==> run a: inputs <==
## my_chip
module my_chip (
    input logic [11:0] io_in,  
    output logic [11:0] io_out,  
    input logic clock,
    input logic reset  
);
Settings: LEC_CHECK=0, ABC_AREA=1, CAP_MARGIN=0, CORE_MARGIN=2, CORE_UTILIZATION=72, CTS_CLUSTER_DIAMETER=319, CTS_CLUSTER_SIZE=14, PLACE_DENSITY_LB_ADDON=0.06, SETUP_SLACK_MARGIN=1.11, SLEW_MARGIN=20; clock period 3.91 ns.
run.sh (not shown) runs the stock make flow with config.mk's settings and CLKGATE_MAP_FILE=.
==> run b: changes against run a <==
==> flow/config.mk (replaced) <==
export PLATFORM = sky130hd
export DESIGN_NAME = my_chip
export DESIGN_NICKNAME = my_chip
export VERILOG_FILES = /design/flow/design.v
export SDC_FILE = /design/flow/constraint.sdc
export NUM_CORES = 4
export LEC_CHECK = 0
export ABC_AREA = 1
export CAP_MARGIN = 20
export CORE_MARGIN = 2
export CORE_UTILIZATION = 71
export PLACE_DENSITY_LB_ADDON = 0.12
export SETUP_SLACK_MARGIN = 0.65
export SLEW_MARGIN = 20
==> flow/constraint.sdc (replaced) <==
create_clock -name core_clock -period 5.86 [get_ports {clock}]
set_input_delay 1.1720 -clock core_clock [delete_from_list [all_inputs] [get_ports {clock}]]
set_output_delay 1.1720 -clock core_clock [all_outputs]
set_load 0.01 [all_outputs]
==> comparison <==
- Between run a and run b, the lower clock skew is in run a (gap 0.026 ns).
- Power: run a is larger than run b (about 30%).
- Between run a and run b, the lower combinational power is in run b (gap 73%, measured against run b).
- First-iteration DRC count: run b is lower than run a (11%).
- Wire length: run a is larger than run b (11%).
- Against run b, the cell area of run a is higher by 5.5%.
- Against run b, the global-route usage of run a is higher by 2.1 points.
- Between run a and run b, the lower worst setup slack is in run a (gap 0.60 ns).

========
==> trial 15: inputs <==
my_chip again, from the RTL that the note above started with.
make LEC_CHECK=0 CAP_MARGIN=25 CELL_PAD_IN_SITES_DETAIL_PLACEMENT=2 CELL_PAD_IN_SITES_GLOBAL_PLACEMENT=3 CORE_MARGIN=5 CORE_UTILIZATION=40 CTS_CLUSTER_DIAMETER=106 GPL_TIMING_DRIVEN=0 MAX_ROUTING_LAYER=met5 MIN_ROUTING_LAYER=met2 SLEW_MARGIN=20 TNS_END_PERCENT=45 finish   # period 4.49 ns
==> inputs of trial 40, as changes to trial 15 <==
- CAP_MARGIN: 25 -> 20
- CELL_PAD_IN_SITES_DETAIL_PLACEMENT: 2 -> default
- CELL_PAD_IN_SITES_GLOBAL_PLACEMENT: 3 -> default
- CORE_MARGIN: 5 -> 2
- CORE_UTILIZATION: 40 -> 71
- CTS_CLUSTER_DIAMETER: 106 -> default
- CTS_CLUSTER_SIZE: default -> 58
- GPL_TIMING_DRIVEN: 0 -> default
- MAX_ROUTING_LAYER: met5 -> default
- MIN_ROUTING_LAYER: met2 -> default
- PLACE_DENSITY: default -> 0.67
- TNS_END_PERCENT: 45 -> default
==> flow/constraint.sdc (replaced) <==
create_clock -name core_clock -period 8.33 [get_ports {clock}]
set_input_delay 1.6660 -clock core_clock [delete_from_list [all_inputs] [get_ports {clock}]]
set_output_delay 1.6660 -clock core_clock [all_outputs]
set_load 0.01 [all_outputs]
==> inputs of build 93, as changes to trial 15 <==
- CAP_MARGIN: 25 -> 20
- CELL_PAD_IN_SITES_DETAIL_PLACEMENT: 2 -> default
- CELL_PAD_IN_SITES_GLOBAL_PLACEMENT: 3 -> default
- CORE_MARGIN: 5 -> 2
- CORE_UTILIZATION: 40 -> 72
- CTS_CLUSTER_DIAMETER: 106 -> default
- GPL_TIMING_DRIVEN: 0 -> default
- MAX_ROUTING_LAYER: met5 -> default
- MIN_ROUTING_LAYER: met2 -> default
- PLACE_DENSITY: default -> 0.42
- TNS_END_PERCENT: 45 -> default
==> flow/constraint.sdc (replaced) <==
create_clock -name core_clock -period 6.15 [get_ports {clock}]
set_input_delay 1.2300 -clock core_clock [delete_from_list [all_inputs] [get_ports {clock}]]
set_output_delay 1.2300 -clock core_clock [all_outputs]
set_load 0.01 [all_outputs]
==> inputs of trial 77, as changes to trial 15 <==
- ABC_AREA: default -> 1
- CAP_MARGIN: 25 -> 20
- CELL_PAD_IN_SITES_DETAIL_PLACEMENT: 2 -> default
- CELL_PAD_IN_SITES_GLOBAL_PLACEMENT: 3 -> default
- CORE_MARGIN: 5 -> 2
- CORE_UTILIZATION: 40 -> 72
- CTS_CLUSTER_DIAMETER: 106 -> default
- GPL_TIMING_DRIVEN: 0 -> default
- MAX_ROUTING_LAYER: met5 -> default
- MIN_ROUTING_LAYER: met2 -> default
- PLACE_DENSITY: default -> 0.42
- SETUP_SLACK_MARGIN: default -> 0.8
- TNS_END_PERCENT: 45 -> default
==> flow/constraint.sdc (replaced) <==
create_clock -name core_clock -period 4.57 [get_ports {clock}]
set_input_delay 0.9140 -clock core_clock [delete_from_list [all_inputs] [get_ports {clock}]]
set_output_delay 0.9140 -clock core_clock [all_outputs]
set_load 0.01 [all_outputs]
==> qor summary <==
Setup repair after global routing missed its margin: trial 15 true; trial 77 true; trial 40 false; build 93 false
Transition time at the pin with the least slew margin: trial 15 1.139 ns; trial 77 1.094 ns; trial 40 1.239 ns; build 93 1.093 ns
Data required time at the worst endpoint: trial 15 3.59 ns; trial 77 3.66 ns; trial 40 6.66 ns; build 93 4.92 ns
Number of instances in the synthesized netlist: trial 15 3131; trial 77 3728; trial 40 3131; build 93 3131
Sum of buffers and inverters on the critical path: trial 15 4; trial 77 2; trial 40 2; build 93 2
Met2 capacity usage during global routing: trial 15 61.84%; trial 77 66.67%; trial 40 61.47%; build 93 62.61%
Run status: trial 15 failed layout checks; trial 77 no timing/DRC/antenna violations; trial 40 no timing/DRC/antenna violations; build 93 no timing/DRC/antenna violations
Violated checks: trial 15 setup timing; trial 77 -; trial 40 -; build 93 -
First-pass GRT wire length: trial 15 169.9 mm; trial 77 123.0 mm; trial 40 110.2 mm; build 93 107.1 mm
Via-to-Cell Ratio: trial 15 8.103; trial 77 6.030; trial 40 6.205; build 93 6.323
CP Data Arrival Time: trial 15 3.67 ns; trial 77 2.95 ns; trial 40 4.31 ns; build 93 4.26 ns
DR WL/cell: trial 15 27.85 um; trial 77 18.61 um; trial 40 19.35 um; build 93 19.18 um
Met3 Resource Use GR: trial 15 59.61%; trial 77 6.537%; trial 40 3.748%; build 93 5.372%
Post-synth mux share: trial 15 2.017%; trial 77 0%; trial 40 2.017%; build 93 2.017%
Largest vdd supply drop: trial 15 0.3014 mV; trial 77 0.3343 mV; trial 40 0.2410 mV; build 93 0.2938 mV
WL met1: trial 15 0 um; trial 77 28.80 mm; trial 40 26.90 mm; build 93 25.95 mm
Maximum number of pins on one net before global-route repair: trial 15 20; trial 77 221; trial 40 253; build 93 234

========
==> delta <==
Starting RTL as in the previous note.
// my_chip
module my_chip (
    input logic [11:0] io_in,  
    output logic [11:0] io_out,  
    input logic clock,
    input logic reset  
);
    logic [7:0] data_in;
    logic enter, sw;
    logic rst;
    logic [1:0] operation;
    logic [4:0] data_out;
    logic finish, error;
    logic [3:0] index;
    Synchronizer sync1(.async(io_in[0]), .clock(clock), .sync(data_in[0]));
    Synchronizer sync2(.async(io_in[1]), .clock(clock), .sync(data_in[1]));
    Synchronizer sync3(.async(io_in[2]), .clock(clock), .sync(data_in[2]));
    Synchronizer sync4(.async(io_in[3]), .clock(clock), .sync(data_in[3]));
    Synchronizer sync5(.async(io_in[4]), .clock(clock), .sync(data_in[4]));
    Synchronizer sync6(.async(io_in[5]), .clock(clock), .sync(data_in[5]));
    Synchronizer sync7(.async(io_in[6]), .clock(clock), .sync(data_in[6]));
    Synchronizer sync8(.async(io_in[7]), .clock(clock), .sync(data_in[7]));
    Synchronizer sync9(.async(io_in[8]), .clock(clock), .sync(enter));
    Synchronizer sync10(.async(io_in[9]), .clock(clock), .sync(sw));
    Synchronizer sync11(.async(io_in[10]), .clock(clock), .sync(operation[0]));
    Synchronizer sync12(.async(io_in[11]), .clock(clock), .sync(operation[1]));
  ...
clock: 4.28 ns
lec_check: 0
abc_area: 1
cap_margin: 20
core_margin: 2
core_utilization: 72
cts_cluster_size: 30
gpl_routability_driven: 0
gpl_timing_driven: 1
hold_slack_margin: 0.28
max_routing_layer: met5
place_density_lb_addon: 0.19
setup_slack_margin: 0.89
slew_margin: 20
tns_end_percent: 35
==> willow: changes against delta <==
==> flow/config.mk (replaced) <==
export PLATFORM = sky130hd
export DESIGN_NAME = my_chip
export DESIGN_NICKNAME = my_chip
export VERILOG_FILES = /design/flow/design.v
export SDC_FILE = /design/flow/constraint.sdc
export NUM_CORES = 4
export LEC_CHECK = 0
export CAP_MARGIN = 20
export CORE_MARGIN = 2
export CORE_UTILIZATION = 40
export SLEW_MARGIN = 20
==> flow/constraint.sdc (replaced) <==
create_clock -name core_clock -period 6.86 [get_ports {clock}]
set_input_delay 1.3720 -clock core_clock [delete_from_list [all_inputs] [get_ports {clock}]]
set_output_delay 1.3720 -clock core_clock [all_outputs]
set_load 0.01 [all_outputs]
==> fjord: changes against delta <==
==> flow/config.mk (replaced) <==
export PLATFORM = sky130hd
export DESIGN_NAME = my_chip
export DESIGN_NICKNAME = my_chip
export VERILOG_FILES = /design/flow/design.v
export SDC_FILE = /design/flow/constraint.sdc
export NUM_CORES = 4
export LEC_CHECK = 0
export CAP_MARGIN = 20
export CORE_MARGIN = 2
export CORE_UTILIZATION = 39
export CTS_CLUSTER_SIZE = 30
export GPL_ROUTABILITY_DRIVEN = 0
export GPL_TIMING_DRIVEN = 1
export HOLD_SLACK_MARGIN = 0.28
export MAX_ROUTING_LAYER = met5
export PLACE_DENSITY_LB_ADDON = 0.19
export SETUP_SLACK_MARGIN = 1.13
export SLEW_MARGIN = 20
export TNS_END_PERCENT = 35
==> flow/constraint.sdc (replaced) <==
create_clock -name core_clock -period 9.07 [get_ports {clock}]
set_input_delay 1.8140 -clock core_clock [delete_from_list [all_inputs] [get_ports {clock}]]
set_output_delay 1.8140 -clock core_clock [all_outputs]
set_load 0.01 [all_outputs]
==> qor summary <==
Result of the run: willow no timing/DRC/antenna violations; fjord no timing/DRC/antenna violations; delta no timing/DRC/antenna violations
Ys cells: willow 3131; fjord 3131; delta 3728
Unique cell type count in the Yosys netlist: willow 68; fjord 68; delta 44
Hold endpoint: willow sync13.sync; fjord sync10.sync; delta sync10.sync
First DRT Iteration DRCs: willow 2054; fjord 1735; delta 3945
Reg2Reg Setup Slack: willow 2.48 ns; fjord 4.60 ns; delta 0.20 ns
Post-synthesis cell count: willow 3131; fjord 3131; delta 3728
Post-synth mux share: willow 2.017%; fjord 2.017%; delta 0%
Unrepaired setup endpoints after global routing: willow false; fjord false; delta true
Top cell type by instance count after synthesis: willow sky130_fd_sc_hd__nand2_1; fjord sky130_fd_sc_hd__nand2_1; delta sky130_fd_sc_hd__nor2_1
Final cycle utilization of the critical path: willow 84.08%; fjord 70.22%; delta 95.26%
Met3 capacity usage during global routing: willow 2.644%; fjord 2.578%; delta 7.957%
Power consumed by the clock network: willow 3.22 mW; fjord 2.38 mW; delta 4.90 mW
Number of buffers and inverters on the critical path: willow 2; fjord 2; delta 4
Simple Share, Synth: willow 20.67%; fjord 20.67%; delta 23.35%

========
==> trial 32: inputs <==
my_chip again, from the RTL that the note above started with.
clock: 4.57 ns
lec_check: 0
abc_area: 1
cap_margin: 40
core_aspect_ratio: 1.41
core_margin: 2
core_utilization: 72
cts_cluster_diameter: 45
cts_cluster_size: 10
hold_slack_margin: 0.3
place_density: 0.42
setup_slack_margin: 1.36
slew_margin: 20
==> build 6 (differences from trial 32) <==
==> flow/config.mk (replaced) <==
export PLATFORM = sky130hd
export DESIGN_NAME = my_chip
export DESIGN_NICKNAME = my_chip
export VERILOG_FILES = /design/flow/design.v
export SDC_FILE = /design/flow/constraint.sdc
export NUM_CORES = 4
export LEC_CHECK = 0
export ABC_AREA = 1
export CAP_MARGIN = 0
export CORE_MARGIN = 2
export CORE_UTILIZATION = 72
export CTS_CLUSTER_SIZE = 96
export PLACE_DENSITY = 0.36
export SETUP_SLACK_MARGIN = 1.12
export SLEW_MARGIN = 20
==> flow/constraint.sdc (replaced) <==
create_clock -name core_clock -period 3.81 [get_ports {clock}]
set_input_delay 0.7620 -clock core_clock [delete_from_list [all_inputs] [get_ports {clock}]]
set_output_delay 0.7620 -clock core_clock [all_outputs]
set_load 0.01 [all_outputs]
==> qor summary <==
| metric | build 6 | trial 32 |
|---|---|---|
| Setup-failing EPs final | 2 | 0 |
| Fmax | 0.2551 GHz | 0.2825 GHz |
| Number of buffers created by CTS | 51 | 60 |
| Met1 layer wirelength in the final routing | 31.17 mm | 28.33 mm |
| Outcome | complete, but fails checks | finished clean |
| Reasons for failing layout checks | setup timing | - |
| Power drawn by the clock network | 5.41 mW | 4.32 mW |
| Post-layout min period | 3920 ps | 3540 ps |
| Post-detailed-routing wire length | 94.76 mm | 87.28 mm |
| Chip footprint | 38760 um^2 | 38780 um^2 |
| Share of power burned in registers | 48.2% | 49.2% |
| Pre-placement core utilization | 73.16% | 73.27% |
| Number of buffers outside the clock class in the layout | 215 | 158 |
| Standard-cell row count | 70 | 83 |
| Worst slack on hold paths | 327.2 ps | 321.2 ps |
| Nonclk inv count | 388 | 385 |
| Final HPWL DP | 51.16 mm | 53.60 mm |
| Top layer in use | met5 | met4 |

========
==> inputs of 04-15 <==
Starting RTL as in the previous note.
make LEC_CHECK=0 CAP_MARGIN=20 CELL_PAD_IN_SITES_DETAIL_PLACEMENT=1 CELL_PAD_IN_SITES_GLOBAL_PLACEMENT=3 CORE_ASPECT_RATIO=1.24 CORE_MARGIN=2 CORE_UTILIZATION=40 CTS_CLUSTER_SIZE=98 GPL_ROUTABILITY_DRIVEN=0 HOLD_SLACK_MARGIN=-0.05 PLACE_DENSITY_LB_ADDON=0.2 SETUP_SLACK_MARGIN=-0.47 SLEW_MARGIN=0 TNS_END_PERCENT=30 finish   # period 10.0 ns
==> 02-02 (differences from 04-15) <==
==> flow/config.mk (replaced) <==
export PLATFORM = sky130hd
export DESIGN_NAME = my_chip
export DESIGN_NICKNAME = my_chip
export VERILOG_FILES = /design/flow/design.v
export SDC_FILE = /design/flow/constraint.sdc
export NUM_CORES = 4
export LEC_CHECK = 0
export CAP_MARGIN = 40
export CORE_MARGIN = 2
export CORE_UTILIZATION = 72
export CTS_CLUSTER_DIAMETER = 51
export CTS_CLUSTER_SIZE = 24
export PLACE_DENSITY = 0.67
export SLEW_MARGIN = 20
==> flow/constraint.sdc (replaced) <==
create_clock -name core_clock -period 9.03 [get_ports {clock}]
set_input_delay 1.8060 -clock core_clock [delete_from_list [all_inputs] [get_ports {clock}]]
set_output_delay 1.8060 -clock core_clock [all_outputs]
set_load 0.01 [all_outputs]
==> 10-19 (differences from 04-15) <==
==> flow/config.mk (replaced) <==
export PLATFORM = sky130hd
export DESIGN_NAME = my_chip
export DESIGN_NICKNAME = my_chip
export VERILOG_FILES = /design/flow/design.v
export SDC_FILE = /design/flow/constraint.sdc
export NUM_CORES = 4
export LEC_CHECK = 0
export CAP_MARGIN = 20
export CORE_MARGIN = 2
export CORE_UTILIZATION = 72
export SLEW_MARGIN = 20
==> flow/constraint.sdc (replaced) <==
create_clock -name core_clock -period 5.91 [get_ports {clock}]
set_input_delay 1.1820 -clock core_clock [delete_from_list [all_inputs] [get_ports {clock}]]
set_output_delay 1.1820 -clock core_clock [all_outputs]
set_load 0.01 [all_outputs]
==> out/metrics.cfg <==
[floorplan]
placementRows = 102

[finish]
stdcell_area_um2 = 28000
fin_util_pct = 44.6

[global_routing]
grt_use_met3_pct = 2.46

[route]
m1WireLength_mm = 33.4

[status]
outcome = no timing/DRC/antenna violations

the above is filed under 04-15

==> out/metrics.cfg <==
[status]
outcome = no timing/DRC/antenna violations

[finish]
stdcell_area_um2 = 27300
fin_util_pct = 78.8

[route]
m1WireLength_mm = 26.8

[pwr]
switching_share_pct = 23.3

[synth]
synth_cell_types = 68

[clock_network]
clkLatencyLatePin_ns = 0.58

[global_routing]
grtUsageTotal_pct = 37.3
grt_use_met3_pct = 5.39

[critical_path]
cp_max_fo = 24

[min_path]
min_path_type = reg -> reg

[floorplan]
placementRows = 68

the above is filed under 02-02

==> out/metrics.cfg <==
[critical_path]
crit_path_top_delay_cell = dfxtp_1

[floorplan]
placementRows = 68

[clock_network]
cts.clk_slew.worst_paths_ns = 0.06

[finish]
fin_util_pct = 79.1
stdcell_area_um2 = 27400

[route]
m1WireLength_mm = 26.6

[status]
outcome = no timing/DRC/antenna violations

the above is filed under 10-19

Power figures rest on the tool's default switching activity, not on a simulated workload.
